==> inputs of run a <==
Design clock, start of the top module:
module clock(
    input clk,
    input rst,
    input adjust, up, up_ten,
    input h24, world_clock,
    input usa, england, spain,
    input sw_stopwatch,
    input sw_timer,
    input sw_alarm_set,
    input btn_stp_start,
    input btn_stp_reset,
    input btn_alarm_toggle,
    input btn_alarm_stop,
    output [7:0] seg_data, seg_com, seg7,
    output am, pm,
    output led4, led6, led8, 
    output LCD_RS, LCD_RW, LCD_E,
    output [7:0] LCD_DATA,
    output [3:0] rgb_r,
    output piezo_out 
    );
    wire tick_1hz;
    wire [1:0] adjust_mode;
    wire [3:0] cur_h_ten, cur_h_one, cur_m_ten, cur_m_one, cur_s_ten, cur_s_one;
    wire [3:0] disp_h_ten, disp_h_one; 
    wire [3:0] stp_m10, stp_m1, stp_s10, stp_s1, stp_ms10, stp_ms1;
    wire [3:0] stp_run_m10, stp_run_m1, stp_run_s10, stp_run_s1, stp_run_ms10, stp_run_ms1;
  ...
Settings: LEC_CHECK=0, CAP_MARGIN=20, CELL_PAD_IN_SITES_DETAIL_PLACEMENT=0, CELL_PAD_IN_SITES_GLOBAL_PLACEMENT=0, CORE_MARGIN=2, CORE_UTILIZATION=15, CTS_CLUSTER_SIZE=44, GPL_TIMING_DRIVEN=0, MAX_ROUTING_LAYER=met4, PLACE_DENSITY_LB_ADDON=0.07, SETUP_SLACK_MARGIN=2.28, SLEW_MARGIN=0, TNS_END_PERCENT=40; clock period 29.3 ns.
run.sh (not shown) runs the stock make flow with config.mk's settings and CLKGATE_MAP_FILE=.
==> inputs of run b, as changes to run a <==
==> flow/config.mk (replaced) <==
export PLATFORM = sky130hd
export DESIGN_NAME = clock
export DESIGN_NICKNAME = clock
export VERILOG_FILES = /design/flow/design.v
export SDC_FILE = /design/flow/constraint.sdc
export NUM_CORES = 4
export LEC_CHECK = 0
export CAP_MARGIN = 20
export CORE_MARGIN = 2
export CORE_UTILIZATION = 72
export CTS_CLUSTER_SIZE = 22
export SLEW_MARGIN = 20
==> flow/constraint.sdc (replaced) <==
create_clock -name core_clock -period 11.7 [get_ports {clk}]
set_input_delay 2.3400 -clock core_clock [delete_from_list [all_inputs] [get_ports {clk}]]
set_output_delay 2.3400 -clock core_clock [all_outputs]
set_load 0.01 [all_outputs]
==> inputs of run c, as changes to run a <==
==> flow/config.mk (replaced) <==
export PLATFORM = sky130hd
export DESIGN_NAME = clock
export DESIGN_NICKNAME = clock
export VERILOG_FILES = /design/flow/design.v
export SDC_FILE = /design/flow/constraint.sdc
export NUM_CORES = 4
export LEC_CHECK = 0
export ABC_AREA = 0
export CAP_MARGIN = 25
export CORE_MARGIN = 7
export CORE_UTILIZATION = 42
export CTS_CLUSTER_SIZE = 59
export GPL_ROUTABILITY_DRIVEN = 1
export PLACE_DENSITY_LB_ADDON = 0.06
export SLEW_MARGIN = 15
==> flow/constraint.sdc (replaced) <==
create_clock -name core_clock -period 18.5 [get_ports {clk}]
set_input_delay 3.7000 -clock core_clock [delete_from_list [all_inputs] [get_ports {clk}]]
set_output_delay 3.7000 -clock core_clock [all_outputs]
set_load 0.01 [all_outputs]
==> results <==
Via count: run b is higher than run a (25%). The lowest critical path depth belongs to run c, the highest to run b. The lowest sequential share of layout area belongs to run b, the highest to run c. Clock skew: run a > run c > run b. Run a completed with no timing, DRC or antenna violations. Run c completed with no timing, DRC or antenna violations. Run b reached the layout checks and failed them: setup timing. Against run b, the register-to-register slack of run a is higher by 17 ns. Clock-buffer cell count: run b is lower than run c (7). Worst hold slack, highest first: run b, run a, run c.

* * *

==> delta <==
clock again, from the RTL that the note above started with.
clock: 29.3 ns
lec_check: 0
cap_margin: 20
cell_pad_in_sites_detail_placement: 2
cell_pad_in_sites_global_placement: 0
core_margin: 2
core_utilization: 16
cts_cluster_size: 44
gpl_timing_driven: 0
max_routing_layer: met4
place_density_lb_addon: 0.07
setup_slack_margin: 2.28
slew_margin: 20
tns_end_percent: 40
==> juniper: changes against delta <==
CELL_PAD_IN_SITES_DETAIL_PLACEMENT = unset   (was 2)
CELL_PAD_IN_SITES_GLOBAL_PLACEMENT = unset   (was 0)
CORE_UTILIZATION = 71   (was 16)
CTS_CLUSTER_DIAMETER = 218   (was unset)
CTS_CLUSTER_SIZE = 22   (was 44)
GPL_TIMING_DRIVEN = unset   (was 0)
MAX_ROUTING_LAYER = unset   (was met4)
PLACE_DENSITY_LB_ADDON = unset   (was 0.07)
SETUP_SLACK_MARGIN = 1.63   (was 2.28)
TNS_END_PERCENT = unset   (was 40)
==> flow/constraint.sdc (replaced) <==
create_clock -name core_clock -period 13.5 [get_ports {clk}]
set_input_delay 2.7000 -clock core_clock [delete_from_list [all_inputs] [get_ports {clk}]]
set_output_delay 2.7000 -clock core_clock [all_outputs]
set_load 0.01 [all_outputs]
==> qor.csv <==
metric;value;unit
status;complete, no violations;
wl_per_cell;20.6;µm
use_met1;18.6;%
rsz0062_at_grt;no;
vias;20000;
rrSetupSlack;24.01;ns
drt-total-wl;91500;µm
max_stage_delay;0.66;ns
critPathLaunch;england;
the above is filed under delta

==> qor.csv <==
metric;value;unit
wl_per_cell;24.3;µm
use_met1;55.0;%
rsz0062_at_grt;yes;
status;complete, no violations;
drt-total-wl;74100;µm
critPathLaunch;u_counter.cur_h_ten[1]$_DFFE_PP0P_;
vias;22300;
the above is filed under juniper


* * *

==> 09-07 <==
clock again, from the RTL that the note above started with.
Settings: LEC_CHECK=0, ABC_AREA=1, CAP_MARGIN=20, CORE_MARGIN=2, CORE_UTILIZATION=72, CTS_CLUSTER_DIAMETER=218, CTS_CLUSTER_SIZE=14, HOLD_SLACK_MARGIN=-0.08, PLACE_DENSITY_LB_ADDON=0.28, SETUP_SLACK_MARGIN=1.63, SLEW_MARGIN=20; clock period 12.7 ns.
==> 10-14: changes against 09-07 <==
--- a/flow/config.mk
+++ b/flow/config.mk
@@ -9,9 +9,8 @@
 export CAP_MARGIN = 20
 export CORE_MARGIN = 2
 export CORE_UTILIZATION = 72
-export CTS_CLUSTER_DIAMETER = 218
-export CTS_CLUSTER_SIZE = 14
-export HOLD_SLACK_MARGIN = -0.08
-export PLACE_DENSITY_LB_ADDON = 0.28
-export SETUP_SLACK_MARGIN = 1.63
+export CTS_CLUSTER_DIAMETER = 202
+export CTS_CLUSTER_SIZE = 22
+export PLACE_DENSITY_LB_ADDON = 0.25
+export SETUP_SLACK_MARGIN = -0.73
 export SLEW_MARGIN = 20
==> flow/constraint.sdc (replaced) <==
create_clock -name core_clock -period 10.3 [get_ports {clk}]
set_input_delay 2.0600 -clock core_clock [delete_from_list [all_inputs] [get_ports {clk}]]
set_output_delay 2.0600 -clock core_clock [all_outputs]
set_load 0.01 [all_outputs]
==> reports/metrics.cfg <==
[timing]
setup_violations=7
finalWorstSetupSlack_ns=-0.548

[run_status]
failed_checks=negative setup slack
status=failed layout checks

-- figures above: 09-07

==> reports/metrics.cfg <==
[run_status]
status=failed layout checks
failed_checks=negative setup slack

[run]
max-cap-violations=0

[floorplan]
coreArea_um2=28700

[timing]
setup_violations=7
finalWorstSetupSlack_ns=-1.66

[clocking]
post_cts_resized=154

-- figures above: 10-14


* * *

==> run H <==
Starting RTL as in the previous note.
make LEC_CHECK=0 CAP_MARGIN=0 CELL_PAD_IN_SITES_GLOBAL_PLACEMENT=0 CORE_MARGIN=2 CORE_UTILIZATION=16 CTS_CLUSTER_SIZE=44 GPL_TIMING_DRIVEN=0 MAX_ROUTING_LAYER=met4 PLACE_DENSITY_LB_ADDON=0.07 SETUP_SLACK_MARGIN=2.28 SLEW_MARGIN=20 finish   # period 29.3 ns
==> inputs of run P, as changes to run H <==
- CAP_MARGIN: 0 -> 5
- CELL_PAD_IN_SITES_GLOBAL_PLACEMENT: 0 -> default
- CORE_UTILIZATION: 16 -> 72
- CTS_CLUSTER_DIAMETER: default -> 79
- CTS_CLUSTER_SIZE: 44 -> default
- GPL_TIMING_DRIVEN: 0 -> default
- HOLD_SLACK_MARGIN: default -> -0.09
- MAX_ROUTING_LAYER: met4 -> default
- PLACE_DENSITY_LB_ADDON: 0.07 -> default
- SETUP_SLACK_MARGIN: 2.28 -> 3.45
- TNS_END_PERCENT: default -> 5
==> flow/constraint.sdc (replaced) <==
create_clock -name core_clock -period 11.7 [get_ports {clk}]
set_input_delay 2.3400 -clock core_clock [delete_from_list [all_inputs] [get_ports {clk}]]
set_output_delay 2.3400 -clock core_clock [all_outputs]
set_load 0.01 [all_outputs]
==> inputs of run M, as changes to run H <==
- CAP_MARGIN: 0 -> 20
- CELL_PAD_IN_SITES_GLOBAL_PLACEMENT: 0 -> default
- CORE_UTILIZATION: 16 -> 40
- CTS_CLUSTER_SIZE: 44 -> default
- GPL_TIMING_DRIVEN: 0 -> default
- MAX_ROUTING_LAYER: met4 -> default
- PLACE_DENSITY_LB_ADDON: 0.07 -> default
- SETUP_SLACK_MARGIN: 2.28 -> 2.99
==> flow/constraint.sdc (replaced) <==
create_clock -name core_clock -period 18.6 [get_ports {clk}]
set_input_delay 3.7200 -clock core_clock [delete_from_list [all_inputs] [get_ports {clk}]]
set_output_delay 3.7200 -clock core_clock [all_outputs]
set_load 0.01 [all_outputs]
==> notes <==
- Run P completed, yet does not pass: negative setup slack. Run M finished with timing, DRC and antenna clean. Run H finished with timing, DRC and antenna clean.
- Against run M, the register-to-register slack of run H is better by 10 ns.
- Wire length: run M < run P < run H.
- In flip-flop count, run H and run P do not differ.
- In run M the global-route usage is lower than in run P, by 28 points.
- Count of clock-buffer cells in the layout, highest first: run H, run P, run M.
- The highest die area belongs to run H, the lowest to run P.
==> figures <==
metric	run M	run H	run P
Status	no timing/DRC/antenna violations	no timing/DRC/antenna violations	finished with violations
Layout check failures	-	-	negative setup slack
Worst reg2reg path startpoint	u_lcd.char_idx[1]$_DFFE_PP0P_	u_lcd.char_idx[1]$_DFFE_PP0P_	u_stopwatch.cnt_div[12]$_DFF_PP0_
Setup repair after global routing missed its margin	true	false	true
Number of buffer and inverter instances along the worst setup path	8	8	7
Data arrival at the endpoint of the critical path	11.81 ns	16.86 ns	10.35 ns
Met1 usage in global routing	32.6%	17.6%	59.1%
Die Outline Area	0.0545 sq mm	0.135 sq mm	0.0306 sq mm
Multi-input gate area	0.0130 sq mm	0.0127 sq mm	0.0135 sq mm
Critical setup path kind	input port to primary output	input port to primary output	flop to primary output
Worst slack at placement	0.980 ns	6.54 ns	-1.23 ns
Standard cell area after detailed placement	0.0223 sq mm	0.0241 sq mm	0.0239 sq mm
DP Wirelength	45.7 mm	63.8 mm	46.7 mm
# clk buffers	51	67	53
Die outline height	233 microns	367 microns	175 microns
